// recon_top_level
module recon_top_level#(parameter WIDTH = 15)( 
input [WIDTH:0] Xo, Zo , Yo,
input clk,
input ext_reset,
input [1:0] sel,
output [WIDTH:0] mac_out,
output [WIDTH:0] f,
input af_en,
output complete
);
make LEC_CHECK=0 ABC_AREA=1 CAP_MARGIN=20 CORE_MARGIN=2 CORE_UTILIZATION=26 CTS_CLUSTER_DIAMETER=311 CTS_CLUSTER_SIZE=98 PLACE_DENSITY_LB_ADDON=0.09 SLEW_MARGIN=20 TNS_END_PERCENT=25 finish   # period 8.5 ns
run.sh (not shown) runs the stock make flow with config.mk's settings and CLKGATE_MAP_FILE=.
The starting point ran to the end with no violations.
Rerun with:
--- a/flow/config.mk
+++ b/flow/config.mk
@@ -9,8 +9,8 @@
 export CAP_MARGIN = 20
+export CELL_PAD_IN_SITES_DETAIL_PLACEMENT = 1
+export CELL_PAD_IN_SITES_GLOBAL_PLACEMENT = 2
 export CORE_MARGIN = 2
-export CORE_UTILIZATION = 26
-export CTS_CLUSTER_DIAMETER = 311
-export CTS_CLUSTER_SIZE = 98
-export PLACE_DENSITY_LB_ADDON = 0.09
+export CORE_UTILIZATION = 40
+export CTS_CLUSTER_DIAMETER = 155
 export SLEW_MARGIN = 20
-export TNS_END_PERCENT = 25
+export TNS_END_PERCENT = 15
After rerunning:
- total power hardly moves
- worst hold slack improved by 0.014 ns
- clock skew came out lower by 0.0072 ns
Rerun with:
--- a/flow/config.mk
+++ b/flow/config.mk
@@ -9,8 +9,7 @@
 export CAP_MARGIN = 20
-export CELL_PAD_IN_SITES_DETAIL_PLACEMENT = 1
-export CELL_PAD_IN_SITES_GLOBAL_PLACEMENT = 2
 export CORE_MARGIN = 2
-export CORE_UTILIZATION = 40
-export CTS_CLUSTER_DIAMETER = 155
+export CORE_UTILIZATION = 44
+export CTS_CLUSTER_DIAMETER = 311
+export CTS_CLUSTER_SIZE = 98
+export PLACE_DENSITY = 0.72
 export SLEW_MARGIN = 20
-export TNS_END_PERCENT = 15
What happened: Via count barely changes. Utilization goes up by 3.7 points. Critical path depth goes down by 3. Total power goes down by about 1%. Setup slack loses 0.23 ns. Routed wire length goes down by 16%. Final cell count goes down by 1.3%.
Rerun with:
--- a/flow/config.mk
+++ b/flow/config.mk
@@ -7,9 +7,5 @@
 export LEC_CHECK = 0
-export ABC_AREA = 1
 export CAP_MARGIN = 20
 export CORE_MARGIN = 2
-export CORE_UTILIZATION = 44
-export CTS_CLUSTER_DIAMETER = 311
-export CTS_CLUSTER_SIZE = 98
-export PLACE_DENSITY = 0.72
+export CORE_UTILIZATION = 11
 export SLEW_MARGIN = 20
==> flow/constraint.sdc (replaced) <==
create_clock -name core_clock -period 9.1 [get_ports {clk}]
set_input_delay 1.8200 -clock core_clock [delete_from_list [all_inputs] [get_ports {clk}]]
set_output_delay 1.8200 -clock core_clock [all_outputs]
set_load 0.01 [all_outputs]
Worst setup slack improves by 0.051 ns.
Worst hold slack improves by 0.019 ns.
Die area grows to 4.1 times its value.
First-iteration DRC count grows by 6.3%.
Critical path depth shrinks by 6.
Core utilization shrinks by 35 points.

---

== run 1 ==
recon_top_level again, from the RTL that the note above started with.
Design recon_top_level, start of the top module:
module recon_top_level#(parameter WIDTH = 15)( 
input [WIDTH:0] Xo, Zo , Yo,
input clk,
input ext_reset,
input [1:0] sel,
output [WIDTH:0] mac_out,
output [WIDTH:0] f,
input af_en,
output complete
);
make LEC_CHECK=0 ABC_AREA=1 CAP_MARGIN=20 CORE_MARGIN=2 CORE_UTILIZATION=72 CTS_CLUSTER_SIZE=74 HOLD_SLACK_MARGIN=-0.1 SLEW_MARGIN=20 finish   # period 6.83 ns
In run 1 the implementation completed, yet the final layout does not meet the checks, the culprit being negative setup slack.
--- input diff run 1..run 2 ---
Settings: removing CTS_CLUSTER_SIZE (formerly 74); changing CORE_UTILIZATION from 72 to 40; removing HOLD_SLACK_MARGIN (formerly -0.1); removing ABC_AREA (formerly 1); changing the clock period (ns, I/O delays scaled along) from 6.83 to 5.87.
==> results <==
Going from run 1 to run 2, power share of the combinational group grows by 5.4 points.
Starting density of the core (higher): run 1
Lower synthesized area was reported by run 1, not run 2.
Run 1 has a lower sequential power than run 2.
Run 1 → run 2: post-cts sizing count went up, power moved up.
Nothing crashed in run 2 and all stages finished; the problem is that the final layout failed, the offending checks being negative setup slack.
For final cell area excluding filler cells, dividing the value from run 1 by the value from run 2 gives 0.872.
Cmp run 2 and run 1 / required time of the critical path / lower: run 2
Start-to-end type of the worst setup path = reg2reg: run 2; start-to-end type of the worst setup path = in2reg: run 1
Relative to run 1, number of detailed-route iterations in the first pass decreased by 3 in run 2.
Input changes introduced in run 3 (baseline for comparison: run 2):
Settings: swapping 40 for 68 in CORE_UTILIZATION; swapping 5.87 for 6.88 in the clock period (ns, I/O delays scaled along).
Findings:
- As for a clean layout from run 2 and run 3, there is none.
- Nothing crashed in run 2 and all stages finished; the problem is that the final layout failed, the offending checks being negative setup slack.
- Multi-input gate share of total cell area: run 3 > run 2
- Sequential share of layout area: lower on run 2
- Of the two candidates, run 2 has the worse post-route standard cell area excluding fillers and run 3 the better one.
- Compare run 2 and run 3 | count of clock-net buffers in the final layout lower: run 2
- From run 3 to run 2, cell area after synthesis did not move at all.
- Detailed route, run 3 vs run 2: via total higher for run 3
- Run 3 against run 2: post-synthesis to final-layout area growth shows a reduction of 9.3 points; critical path depth picked up an extra about 11%.
Inputs modified between run 3 and run 4:
Settings: a change of SLEW_MARGIN from 20 to 40; a change of CORE_UTILIZATION from 68 to 40; an added GPL_TIMING_DRIVEN of 0; a change of the clock period (ns, I/O delays scaled along) from 6.88 to 8.5.
Results
Run 4 completed end to end with timing, DRC and antenna clean. As of run 4, number of vias in the routed layout had fallen by more than 10% compared to run 3. Post-layout utilization of the core for run 4 is lower than for run 3. Largest stage delay on the critical path delta for run 4 relative to run 3: 0.24 ns lower. Of run 3 and run 4, run 4 shows the lower met1 usage in global routing, with run 3 above it. Diff run 3 -> run 4: final worst-path cycle share went down; global-route wire length before repair fell by about 1.3%; area enclosed by the die boundary up 68%. In the tables for run 3 and run 4, number of port buffers reads higher with run 3. met2 usage in global routing on run 4 is down relative to run 3.

---

Starting RTL as in the previous note.
clock: 8.5 ns
lec_check: 0
cap_margin: 20
core_margin: 2
core_utilization: 40
slew_margin: 20
Edit:
Settings changed: CORE_UTILIZATION 40 to 64, SETUP_SLACK_MARGIN set to 1.21, SLEW_MARGIN 20 to 40.
=> Total power is higher by 2.4%. Clock skew is lower by 0.011 ns. Utilization is higher by 28 points. Cell area is higher by 0.99%. Via count is higher by 4.3%. Worst setup slack gains 0.075 ns. Global-route usage is higher by 12 points. Synthesized cell count is unchanged. Sequential power hardly moves. Wire length is lower by 2.5%. Critical path depth is higher by 4.
Edit:
Settings changed: ABC_AREA set to 1, CORE_ASPECT_RATIO set to 0.5, CORE_MARGIN 2 to 9, CORE_UTILIZATION 64 to 42, CTS_CLUSTER_DIAMETER set to 311, CTS_CLUSTER_SIZE set to 98, SETUP_SLACK_MARGIN 1.21 to unset, SLEW_MARGIN 40 to 20, TNS_END_PERCENT set to 20.
After rerunning: The new run finished with timing, DRC and antenna clean; global-route usage goes down by 17 points; clock-buffer cell count goes up by 2; maximum frequency goes up by 1.8%; worst hold slack got worse by 0.010 ns; setup slack improved by 0.14 ns; die area goes up by 66%.
Edit:
Settings changed: CORE_ASPECT_RATIO 0.5 to unset, CORE_MARGIN 9 to 2, TNS_END_PERCENT 20 to unset.
=>
- non-clock buffer count grows by 7
- global-route usage grows by 3.4 points
- critical path depth shrinks by 1
- routed wire length barely changes
- first-iteration DRC count grows slightly
- sequential cell count is unchanged
- power grows slightly
- combinational power is about the same
Edit:
Settings changed: CORE_MARGIN 2 to 8, CORE_UTILIZATION 42 to 52, PLACE_DENSITY set to 0.35.
Outcome: The new run produced a clean layout; worst setup slack gets better by 0.083 ns; worst hold slack gets better by 0.0039 ns; cell area fell by about 0.7%; synthesized area stays the same.
Edit:
Settings changed: CORE_MARGIN 8 to 2, CORE_UTILIZATION 52 to 72, CTS_CLUSTER_DIAMETER 311 to 400, PLACE_DENSITY 0.35 to unset.
Clock period 8.5 ns to 2.55 ns, I/O delays scaled along.
What happened:
- Now the flow failed in detailed placement (DPL-0038)
- area after synthesis stays the same
- die area went down by about 35%
- synthesized cell count does not change

---

recon_top_level again, from the RTL that the note above started with.
export LEC_CHECK = 0
export ABC_AREA = 0
export CAP_MARGIN = 20
export CELL_PAD_IN_SITES_DETAIL_PLACEMENT = 2
export CORE_ASPECT_RATIO = 1.14
export CORE_MARGIN = 6
export CORE_UTILIZATION = 71
export CTS_CLUSTER_DIAMETER = 291
export GPL_ROUTABILITY_DRIVEN = 0
export HOLD_SLACK_MARGIN = 0.11
export MIN_ROUTING_LAYER = met2
export SETUP_SLACK_MARGIN = 1.63
export SLEW_MARGIN = 40
export TNS_END_PERCENT = 45
create_clock -name core_clock -period 12.9 [get_ports {clk}]
The first run never finished: it broke off in 3_5_place_dp.
==> next run, changes <==
- ABC_AREA: 0 -> 1
- CELL_PAD_IN_SITES_DETAIL_PLACEMENT: 2 -> default
- CORE_ASPECT_RATIO: 1.14 -> default
- CORE_UTILIZATION: 71 -> 59
- CTS_CLUSTER_DIAMETER: 291 -> 246
- CTS_CLUSTER_SIZE: default -> 95
- HOLD_SLACK_MARGIN: 0.11 -> default
- MIN_ROUTING_LAYER: met2 -> met1
- PLACE_DENSITY_LB_ADDON: default -> 0.14
- TNS_END_PERCENT: 45 -> 35
After rerunning: Now the flow passed the timing, design-rule and antenna checks. Die size climbs by about a fifth. Area after synthesis drops by a few percent. Synthesized cell count climbs by about a fifth.
==> next run, changes <==
- CORE_UTILIZATION: 59 -> 71
- CTS_CLUSTER_DIAMETER: 246 -> default
- CTS_CLUSTER_SIZE: 95 -> default
- TNS_END_PERCENT: 35 -> 45
The changed run passed the timing, design-rule and antenna checks.
Die size is lower by about a fifth.
Synthesized area is unchanged.
Clock-buffer cell count is lower by 1.
Non-clock buffer count is lower by 2.
Routed wire length is lower slightly.
Final area is lower slightly.
Global-route usage is higher by 5.6 points.
Clock power is higher by a few percent.
Utilization is higher by 12 points.
==> next run, changes <==
- CORE_UTILIZATION: 71 -> 46
- CTS_CLUSTER_DIAMETER: default -> 246
- CTS_CLUSTER_SIZE: default -> 100
- PLACE_DENSITY: default -> 0.79
- PLACE_DENSITY_LB_ADDON: 0.14 -> default
- SETUP_SLACK_MARGIN: 1.63 -> 3.63
- TNS_END_PERCENT: 45 -> 35
Effect: Global-route usage shrinks by 12 points; total power shrinks by 2.4%; design area rises by 1.6%; routed wire length drops by 4.3%.
==> next run, changes <==
- CELL_PAD_IN_SITES_DETAIL_PLACEMENT: default -> 1
- CORE_ASPECT_RATIO: default -> 0.5
- CORE_UTILIZATION: 46 -> 45
- CTS_CLUSTER_DIAMETER: 246 -> 308
- PLACE_DENSITY: 0.79 -> default
- PLACE_DENSITY_LB_ADDON: default -> 0.28
- SETUP_SLACK_MARGIN: 3.63 -> -0.64
- global-route usage grows by 4.9 points
- maximum frequency came out lower by about a fifth
- die area is higher by a few percent

---

recon_top_level again, from the RTL that the note above started with.
clock: 7.16 ns
lec_check: 0
abc_area: 1
cap_margin: 20
core_margin: 2
core_utilization: 72
cts_cluster_diameter: 234
place_density_lb_addon: 0.01
slew_margin: 20
tns_end_percent: 85
Then changed:
Settings changed: CTS_CLUSTER_SIZE set to 15, SETUP_SLACK_MARGIN set to 1.97.
Result: The changed run aborted during global routing (5_1_grt); synthesized cell count stays the same; die area stays the same; area after synthesis is unchanged.
Then changed:
Settings changed: CTS_CLUSTER_DIAMETER 234 to 400, CTS_CLUSTER_SIZE 15 to not set, PLACE_DENSITY_LB_ADDON 0.01 to not set, SETUP_SLACK_MARGIN 1.97 to not set, TNS_END_PERCENT 85 to not set.
Clock period 7.16 ns to 2.87 ns, I/O delays scaled along.
- This time the run ended with an error in detailed placement (3_5_place_dp) on DPL-0033
- die size stays the same
- synthesized area stays the same
- synthesized cell count does not change
Then changed:
Settings changed: ABC_AREA 1 to not set, CORE_UTILIZATION 72 to 40, CTS_CLUSTER_DIAMETER 400 to not set.
Clock period 2.87 ns to 8.24 ns, I/O delays scaled along.
This time the run completed with no timing, DRC or antenna violations.
Die area climbs by 85%.
Synthesized cell count drops by 13%.
Synthesized area climbs by 3.9%.

---

## JK
The RTL this note starts from:
==> flow/design.v <==
`timescale 1ns / 1ps
module add_sub #(parameter WIDTH = 15)(
input signed [WIDTH:0] a,b,
input sel, 
output signed [WIDTH:0] out
);
wire [WIDTH+1:0] sum;
assign sum = sel?a-b:a+b;
assign out = {sum[WIDTH+1],sum[WIDTH-1:0]};
endmodule
`timescale 1ns / 1ps
module mux #(parameter WIDTH = 15)(
input [WIDTH:0] a,b,
input sel,
output [WIDTH:0]out
);
assign out = sel?b:a;
endmodule
`timescale 1ns / 1ps
module shifter#(parameter WIDTH = 15)(
input signed [WIDTH:0] a,
output signed [WIDTH:0] b,
input m , 
input [3:0] i
);
assign b = m? (a)>>>i :((i!=0)?(a)>>>(i-1):a);
endmodule
`timescale 1ns / 1ps
module rom#(parameter WIDTH = 15)(
input clk,
input sel ,
input [3:0] i,
output [WIDTH:0] rom_out
    );
 reg [WIDTH:0] rom_mem [0:19] ;
 initial begin
 rom_mem[0] =  16'b0000010000000000;
 rom_mem[1] =  16'b0000001000000000;
 rom_mem[2] =  16'b0000000100000000;
 rom_mem[3] =  16'b0000000010000000;
 rom_mem[4] =  16'b0000000001000000;
 rom_mem[5] =  16'b0000000000100000;
 rom_mem[6] =  16'b0000000000010000;
 rom_mem[7] =  16'b0000000000001000;
 rom_mem[8] =  16'b0000000000000100;
 rom_mem[9] =  16'b0000000000000010;
 rom_mem[10] =  16'b0000001000110010;
 rom_mem[11] =  16'b0000000100000110;
 rom_mem[12] =  16'b0000000010000001;
 rom_mem[13] =  16'b0000000001000000;
 rom_mem[14] =  16'b0000000000100000;
 rom_mem[15] =  16'b0000000000010000;
 rom_mem[16] =  16'b0000000000001000;
 rom_mem[17] =  16'b0000000000000100;
 rom_mem[18] =  16'b0000000000000010;
 rom_mem[19] =  16'b0000000000000001;
 end   
 assign rom_out = sel?rom_mem[i+9]:rom_mem[i-1];
endmodule
`timescale 1ns / 1ps
module recon_controlpath(
input clk,reset,
output reg selmx,selmy,selmz,
output reg [3:0]  i
);
reg start;
always @ (posedge clk) begin
    if(reset) begin 
        i <= 0;
        selmx <= 0;
        selmy <= 0;
        selmz <= 0; 
        start <= 1;
    end
    else if(start) begin
        if(i!=0) begin
        selmx <= 1;
        selmy <= 1;
        selmz <= 1; 
        end
        if(i != 10) begin
         i <= i+1;
        end
        else if (i==10) begin
            start <= 0;
            i <= 0;
            selmx <= 0;
            selmy <= 0;
            selmz <= 0; 
        end
    end
end
endmodule
`timescale 1ns / 1ps
module recon_datapath#(parameter WIDTH = 15)(
input clk,
input m,div,
input [WIDTH:0] Xo,Yo,Zo ,
input selmx,selmy,selmz,
output reg [WIDTH:0] Xout,Yout, Zout,
input [WIDTH:0] z_rom,
input [3:0] i
);
wire [WIDTH:0] x_mux, y_mux , z_mux;
wire [WIDTH:0] x_asout, y_asout , z_asout; 
wire [WIDTH:0] x_fout;
mux m_x(Xo , Xout , selmx , x_mux);
mux m_y(Yo , Yout , selmy , y_mux);
mux m_z(Zo , Zout , selmz , z_mux);
reg [WIDTH:0] Xi , Yi , Zi;
wire di = div?(~y_mux[15]):z_mux[15];
always @ (posedge clk) begin 
if(i!=0) begin
    Xout <= x_fout;
    Yout <= y_asout;
    Zout <= z_asout;
end
end
wire [WIDTH:0] x_sft, y_sft; 
shifter shftx(x_mux ,x_sft ,m, i);
shifter shfty(y_mux ,y_sft,m, i);
add_sub X_as(x_mux , y_sft ,di, x_asout);
add_sub Y_as(y_mux , x_sft ,di, y_asout);
add_sub Z_as(z_mux , z_rom ,~(di), z_asout);
mux m_xout(x_mux, x_asout , m , x_fout);
endmodule
`timescale 1ns / 1ps
module recon#(parameter WIDTH = 15)(
input clk,reset,m,div,
input [WIDTH:0] Xo, Yo ,Zo,
output [WIDTH:0] Xout , Yout , Zout,
output [3:0] i
);
wire selmx,selmy,selmz;
wire [WIDTH:0] rom_out ;
recon_datapath dt(clk,m,div,Xo,Yo,Zo,selmx, selmy,selmz,Xout, Yout, Zout ,rom_out, i);
recon_controlpath ct(clk,reset,selmx,selmy,selmz,i);
rom rm(clk,m,i,rom_out);
endmodule
`timescale 1ns / 1ps
module latch#(parameter WIDTH=15)(
input [WIDTH:0] Xout,Yout,Zout,
input [3:0] i,
input clk,reset,
output reg [WIDTH:0] X_H,Y_H,Z_H,
input af_en);
always@(posedge clk) begin
    if(reset) begin
        X_H<=16'b0;
        Y_H<=16'b0;
        Z_H<=16'b0;
    end
    else if(i==10&af_en)begin
        X_H<=16'b0000010011010100;
        Y_H<=16'b0;
        Z_H<=Yout;
    end
end
endmodule
`timescale 1ns / 1ps
module ResetLogic#(parameter WIDTH=15 )(
input ext_reset,
input clk,
output reg reset1,reset2,reset3,complete
);
reg [5:0] counter;
always@(posedge clk)begin
    if(ext_reset) begin
        reset1<=1;
        reset2<=1;
        reset3 <=1;
        complete <= 0;
        counter<=0;
    end
    else if(counter==0)begin
        counter<=counter+1;
        reset1<=0;
    end
    else if(counter==11) begin
        reset2<=0;
        counter <= counter + 1;
    end
    else if (counter == 22) begin 
        reset3 <= 0;
        counter <= counter + 1;
    end
    else if(counter ==33) begin
        complete <= 1;
    end
    else if(counter <34) begin 
        counter <= counter + 1;
    end
end
endmodule
`timescale 1ns / 1ps
module Neuron#(parameter WIDTH=15)(
input [WIDTH:0] Xo,Yo,Zo,
input clk,reset,
output [WIDTH:0] Sin_H,Cos_H,Z, 
output reset3,complete,
output [WIDTH:0] Yout,
input af_en
);
wire reset1,reset2;
wire zz;
assign Z=Yout;
wire[WIDTH:0] Xout,Zout;
wire [3:0] i1,i2;
wire [WIDTH:0] X_H,Y_H,Z_H;
reg [3:0] i1_d;
ResetLogic RL(reset,clk,reset1,reset2,reset3,complete);
recon linear(clk,reset1,1'b0,1'b0,Xo, Yo ,Zo,Xout , Yout , Zout, i1);
always @(posedge clk) i1_d <= i1;
latch l1(Xout,Yout,Zout, i1_d,clk,reset1,X_H,Y_H,Z_H,af_en);
recon hyperbolic(clk,reset2,1'b1,1'b0,X_H,Y_H,Z_H,Cos_H,Sin_H,zz,i2);
endmodule
`timescale 1ns / 1ps
module recon_top_level#(parameter WIDTH = 15)( 
input [WIDTH:0] Xo, Zo , Yo,
input clk,
input ext_reset,
input [1:0] sel,
output [WIDTH:0] mac_out,
output [WIDTH:0] f,
input af_en,
output complete
);
wire [WIDTH:0] z, coshz, sinhz;
wire reset3;
Neuron #(WIDTH)inneuron(Xo,Yo,Zo,clk,ext_reset, sinhz,coshz,z,reset3,complete,mac_out,af_en);
wire sign_z=z[WIDTH];
wire [WIDTH:0]relu ;
assign relu=sign_z?0:z;
wire [WIDTH:0] ez, ez_1;
add_sub #(WIDTH) adder1(coshz, sinhz, sel[0], ez);
add_sub #(WIDTH) adder2(ez, 16'b0000010000000000, sel[0], ez_1);
wire [WIDTH:0] w2,w3;
wire [WIDTH:0] divisor , dividend;
mux  #(WIDTH)m1(ez, coshz, sel[0], w2);
mux #(WIDTH) m2(ez_1, sinhz, sel[0], w3);
wire [WIDTH:0] div_out;
assign divisor =  {w3[15], (w3[14:0]>>2) };
assign dividend = {w2[15], (w2[14:0]>>2) };
wire [WIDTH:0] X_divout,Y_divout;
recon #(WIDTH) r_div(
 clk,reset3,1'b0,1'b1,
divisor, dividend ,16'b0,
 X_divout , Y_divout , div_out
);
assign f=sel[1]?(sel[0]?mac_out:relu):div_out;  
endmodule
clock: 7.21 ns
lec_check: 0
cap_margin: 20
core_margin: 2
core_utilization: 65
hold_slack_margin: 0.29
setup_slack_margin: -0.49
slew_margin: 25
To summarise JK: no stage aborted, but the layout did not pass its checks, failing on setup timing.
Changes in MS relative to JK:
-- flow/config.mk --
<<< JK, line 8
export CAP_MARGIN = 20
export CORE_MARGIN = 2
export CORE_UTILIZATION = 65
export HOLD_SLACK_MARGIN = 0.29
export SETUP_SLACK_MARGIN = -0.49
export SLEW_MARGIN = 25
>>> MS, line 8
export CAP_MARGIN = 20
export CORE_MARGIN = 2
export CORE_UTILIZATION = 54
export CTS_CLUSTER_SIZE = 99
export SLEW_MARGIN = 20
==> flow/constraint.sdc <==
create_clock -name core_clock -period 7.22 [get_ports {clk}]
set_input_delay 1.4440 -clock core_clock [delete_from_list [all_inputs] [get_ports {clk}]]
set_output_delay 1.4440 -clock core_clock [all_outputs]
set_load 0.01 [all_outputs]
## What came out
| JK | all stages done | FAIL | setup timing |. From the logs: MS reached the end of the flow and failed the layout checks with setup timing. Per the comparison of MS with JK, final cell count without fillers now larger; detailed-route wire length now smaller. When the final numbers for MS and JK were put side by side, the minimum setup slack after placement turned out to be greater in MS. Comparing number of global-route vias before repair for MS and JK, the bigger number came from JK. Against JK as the reference, MS delivers a lower share of the core filled by cells before placement. Max number of antenna violations at the first check in global routing across MS and JK: MS. The sequential share of cell area of MS falls short of that of JK by 0.36 points. MS drops fewer vias than JK. Run comparison: MS type of the setup path with the least slack in -> reg; JK type of the setup path with the least slack reg -> reg. Total power was higher in the run labelled JK.
Power and IR drop assume default switching activity.
